==> inputs of build 24 <==
==> flow/design.v <==
module MUX(input [31:0] DMAport, output reg [24:0] out0, out1, out2, out3, out4, out5);
	always @ (*) begin
		out0 = 25'b0;
		out1 = 25'b0;
		out2 = 25'b0;
		out3 = 25'b0;
		out4 = 25'b0;
		out5 = 25'b0;
		case(DMAport[2:0])
			3'b000: out0 = DMAport[31:7];
			3'b001: out1 = DMAport[31:7];
			3'b010: out2 = DMAport[31:7];
			3'b011: out3 = DMAport[31:7];
			3'b100: out4 = DMAport[31:7];
			3'b101: out5 = DMAport[31:7];
			default:;
		endcase
	end
endmodule
module Register(input clk, input rst, input enable, input [23:0] datain, output reg [23:0] dataout);
	always @ (posedge clk or posedge rst) begin
		if (rst)
			dataout <= 24'b0;
		else if(enable)
			dataout <= datain;
	end
endmodule
module Wallace_BaughWooley (
    input  signed [7:0] a,
    input  signed [7:0] b,
    output signed [15:0] prod
);
    assign prod = a * b;
endmodule
module ConvEngine (
    input         clk,
    input         rst,
    input  [31:0] DMAport,        
    input         acc_enable,     
    input         acc_clear,      
    output [31:0] result          
);
    wire [24:0] mux_out0, mux_out1, mux_out2, mux_out3, mux_out4, mux_out5;
    MUX demux (
        .DMAport(DMAport),
        .out0(mux_out0),
        .out1(mux_out1),
        .out2(mux_out2),
        .out3(mux_out3),
        .out4(mux_out4),
        .out5(mux_out5)
    );
    wire [23:0] reg_data [5:0];
    Register reg0 (
        .clk(clk),
        .rst(rst),
        .enable(mux_out0[0]),
        .datain(mux_out0[24:1]),
        .dataout(reg_data[0])
    );
    Register reg1 (
        .clk(clk),
        .rst(rst),
        .enable(mux_out1[0]),
        .datain(mux_out1[24:1]),
        .dataout(reg_data[1])
    );
    Register reg2 (
        .clk(clk),
        .rst(rst),
        .enable(mux_out2[0]),
        .datain(mux_out2[24:1]),
        .dataout(reg_data[2])
    );
    Register reg3 (
        .clk(clk),
        .rst(rst),
        .enable(mux_out3[0]),
        .datain(mux_out3[24:1]),
        .dataout(reg_data[3])
    );
    Register reg4 (
        .clk(clk),
        .rst(rst),
        .enable(mux_out4[0]),
        .datain(mux_out4[24:1]),
        .dataout(reg_data[4])
    );
    Register reg5 (
        .clk(clk),
        .rst(rst),
        .enable(mux_out5[0]),
        .datain(mux_out5[24:1]),
        .dataout(reg_data[5])
    );
    wire signed [7:0] pixel [8:0];
    wire signed [7:0] kernel [8:0];
    assign pixel[0] = reg_data[0][23:16];
    assign pixel[1] = reg_data[0][15:8];
    assign pixel[2] = reg_data[0][7:0];
    assign pixel[3] = reg_data[1][23:16];
    assign pixel[4] = reg_data[1][15:8];
    assign pixel[5] = reg_data[1][7:0];
    assign pixel[6] = reg_data[2][23:16];
    assign pixel[7] = reg_data[2][15:8];
    assign pixel[8] = reg_data[2][7:0];
    assign kernel[0] = reg_data[3][23:16];
    assign kernel[1] = reg_data[3][15:8];
    assign kernel[2] = reg_data[3][7:0];
    assign kernel[3] = reg_data[4][23:16];
    assign kernel[4] = reg_data[4][15:8];
    assign kernel[5] = reg_data[4][7:0];
    assign kernel[6] = reg_data[5][23:16];
    assign kernel[7] = reg_data[5][15:8];
    assign kernel[8] = reg_data[5][7:0];
    wire signed [15:0] prod [8:0];
    Wallace_BaughWooley mult0 (.a(pixel[0]), .b(kernel[0]), .prod(prod[0]));
    Wallace_BaughWooley mult1 (.a(pixel[1]), .b(kernel[1]), .prod(prod[1]));
    Wallace_BaughWooley mult2 (.a(pixel[2]), .b(kernel[2]), .prod(prod[2]));
    Wallace_BaughWooley mult3 (.a(pixel[3]), .b(kernel[3]), .prod(prod[3]));
    Wallace_BaughWooley mult4 (.a(pixel[4]), .b(kernel[4]), .prod(prod[4]));
    Wallace_BaughWooley mult5 (.a(pixel[5]), .b(kernel[5]), .prod(prod[5]));
    Wallace_BaughWooley mult6 (.a(pixel[6]), .b(kernel[6]), .prod(prod[6]));
    Wallace_BaughWooley mult7 (.a(pixel[7]), .b(kernel[7]), .prod(prod[7]));
    Wallace_BaughWooley mult8 (.a(pixel[8]), .b(kernel[8]), .prod(prod[8]));
    wire signed [31:0] prod_ext [8:0];
    assign prod_ext[0] = {{16{prod[0][15]}}, prod[0]};
    assign prod_ext[1] = {{16{prod[1][15]}}, prod[1]};
    assign prod_ext[2] = {{16{prod[2][15]}}, prod[2]};
    assign prod_ext[3] = {{16{prod[3][15]}}, prod[3]};
    assign prod_ext[4] = {{16{prod[4][15]}}, prod[4]};
    assign prod_ext[5] = {{16{prod[5][15]}}, prod[5]};
    assign prod_ext[6] = {{16{prod[6][15]}}, prod[6]};
    assign prod_ext[7] = {{16{prod[7][15]}}, prod[7]};
    assign prod_ext[8] = {{16{prod[8][15]}}, prod[8]};
    wire signed [31:0] sum_products;
    assign sum_products = prod_ext[0] + prod_ext[1] + prod_ext[2] +
                          prod_ext[3] + prod_ext[4] + prod_ext[5] +
                          prod_ext[6] + prod_ext[7] + prod_ext[8];
    reg signed [31:0] accumulator;
    always @(posedge clk or posedge rst) begin
        if (rst) begin
            accumulator <= 32'b0;
        end else if (acc_clear) begin
            accumulator <= 32'b0;
        end else if (acc_enable) begin
            accumulator <= accumulator + sum_products;
        end
    end
    assign result = accumulator;
endmodule
==> flow/run.sh <==
#!/bin/bash
# the make line also repeats each setting of config.mk as NAME=value (left out here)
make -C /OpenROAD-flow-scripts/flow DESIGN_CONFIG=/design/flow/config.mk WORK_HOME=/design/flow/orfs CLKGATE_MAP_FILE= finish
==> flow/config.mk <==
export PLATFORM = sky130hd
export DESIGN_NAME = ConvEngine
export DESIGN_NICKNAME = ConvEngine
export VERILOG_FILES = /design/flow/design.v
export SDC_FILE = /design/flow/constraint.sdc
export NUM_CORES = 4
export LEC_CHECK = 0
export CAP_MARGIN = 20
export CELL_PAD_IN_SITES_DETAIL_PLACEMENT = 0
export CORE_ASPECT_RATIO = 0.91
export CORE_MARGIN = 2
export CORE_UTILIZATION = 72
export CTS_CLUSTER_DIAMETER = 25
export CTS_CLUSTER_SIZE = 56
export GPL_ROUTABILITY_DRIVEN = 0
export GPL_TIMING_DRIVEN = 1
export MAX_ROUTING_LAYER = met4
export PLACE_DENSITY_LB_ADDON = 0.0
export SETUP_SLACK_MARGIN = 2.65
export SLEW_MARGIN = 40
==> flow/constraint.sdc <==
create_clock -name core_clock -period 9.29 [get_ports {clk}]
set_input_delay 1.8580 -clock core_clock [delete_from_list [all_inputs] [get_ports {clk}]]
set_output_delay 1.8580 -clock core_clock [all_outputs]
set_load 0.01 [all_outputs]
==> trial 61 (differences from build 24) <==
Settings changed: CELL_PAD_IN_SITES_DETAIL_PLACEMENT 0 to unset, CORE_ASPECT_RATIO 0.91 to unset, CORE_UTILIZATION 72 to 24, CTS_CLUSTER_DIAMETER 25 to unset, CTS_CLUSTER_SIZE 56 to unset, GPL_ROUTABILITY_DRIVEN 0 to unset, GPL_TIMING_DRIVEN 1 to unset, MAX_ROUTING_LAYER met4 to unset, PLACE_DENSITY_LB_ADDON 0.0 to unset, SETUP_SLACK_MARGIN 2.65 to unset, SLEW_MARGIN 40 to 20.
==> flow/constraint.sdc (replaced) <==
create_clock -name core_clock -period 10.9 [get_ports {clk}]
set_input_delay 2.1800 -clock core_clock [delete_from_list [all_inputs] [get_ports {clk}]]
set_output_delay 2.1800 -clock core_clock [all_outputs]
set_load 0.01 [all_outputs]
==> build 97 (differences from build 24) <==
Settings changed: CORE_ASPECT_RATIO 0.91 to unset, CORE_MARGIN 2 to 5, CORE_UTILIZATION 72 to 22, CTS_CLUSTER_DIAMETER 25 to 259, PLACE_DENSITY set to 0.78, PLACE_DENSITY_LB_ADDON 0.0 to unset, SETUP_SLACK_MARGIN 2.65 to unset, SLEW_MARGIN 40 to 10, TNS_END_PERCENT set to 15.
==> flow/constraint.sdc (replaced) <==
create_clock -name core_clock -period 9.4 [get_ports {clk}]
set_input_delay 1.8800 -clock core_clock [delete_from_list [all_inputs] [get_ports {clk}]]
set_output_delay 1.8800 -clock core_clock [all_outputs]
set_load 0.01 [all_outputs]
==> build 55 (differences from build 24) <==
Settings changed: CELL_PAD_IN_SITES_DETAIL_PLACEMENT 0 to unset, CORE_ASPECT_RATIO 0.91 to unset, CORE_UTILIZATION 72 to 40, CTS_CLUSTER_DIAMETER 25 to unset, CTS_CLUSTER_SIZE 56 to unset, GPL_ROUTABILITY_DRIVEN 0 to unset, GPL_TIMING_DRIVEN 1 to unset, MAX_ROUTING_LAYER met4 to unset, PLACE_DENSITY_LB_ADDON 0.0 to unset, SETUP_SLACK_MARGIN 2.65 to unset, SLEW_MARGIN 40 to 20.
==> flow/constraint.sdc (replaced) <==
create_clock -name core_clock -period 16.0 [get_ports {clk}]
set_input_delay 3.2000 -clock core_clock [delete_from_list [all_inputs] [get_ports {clk}]]
set_output_delay 3.2000 -clock core_clock [all_outputs]
set_load 0.01 [all_outputs]
==> comparison <==
The lowest cell count belongs to build 24, the highest to build 97.
The highest worst setup slack belongs to build 55, the lowest to build 97.
Between trial 61 and build 24, the lower critical path depth is in trial 61 (gap 4).
Of trial 61 and build 55, trial 61 has the higher count of clock-buffer cells in the layout (gap 1).
In flip-flop count, build 24 and build 55 do not differ.
First-iteration DRC count: build 55 is lower than build 24 (38%).
In build 97 the clock skew is higher than in build 55, by 11 ps.
In build 97 the maximum frequency is smaller than in build 24, by about 6%.
The highest worst hold slack belongs to build 97, the lowest to build 55.
Synthesized cell count is the same in build 24 and trial 61.
Non-clock buffer count, highest first: build 24, build 97, trial 61, build 55.
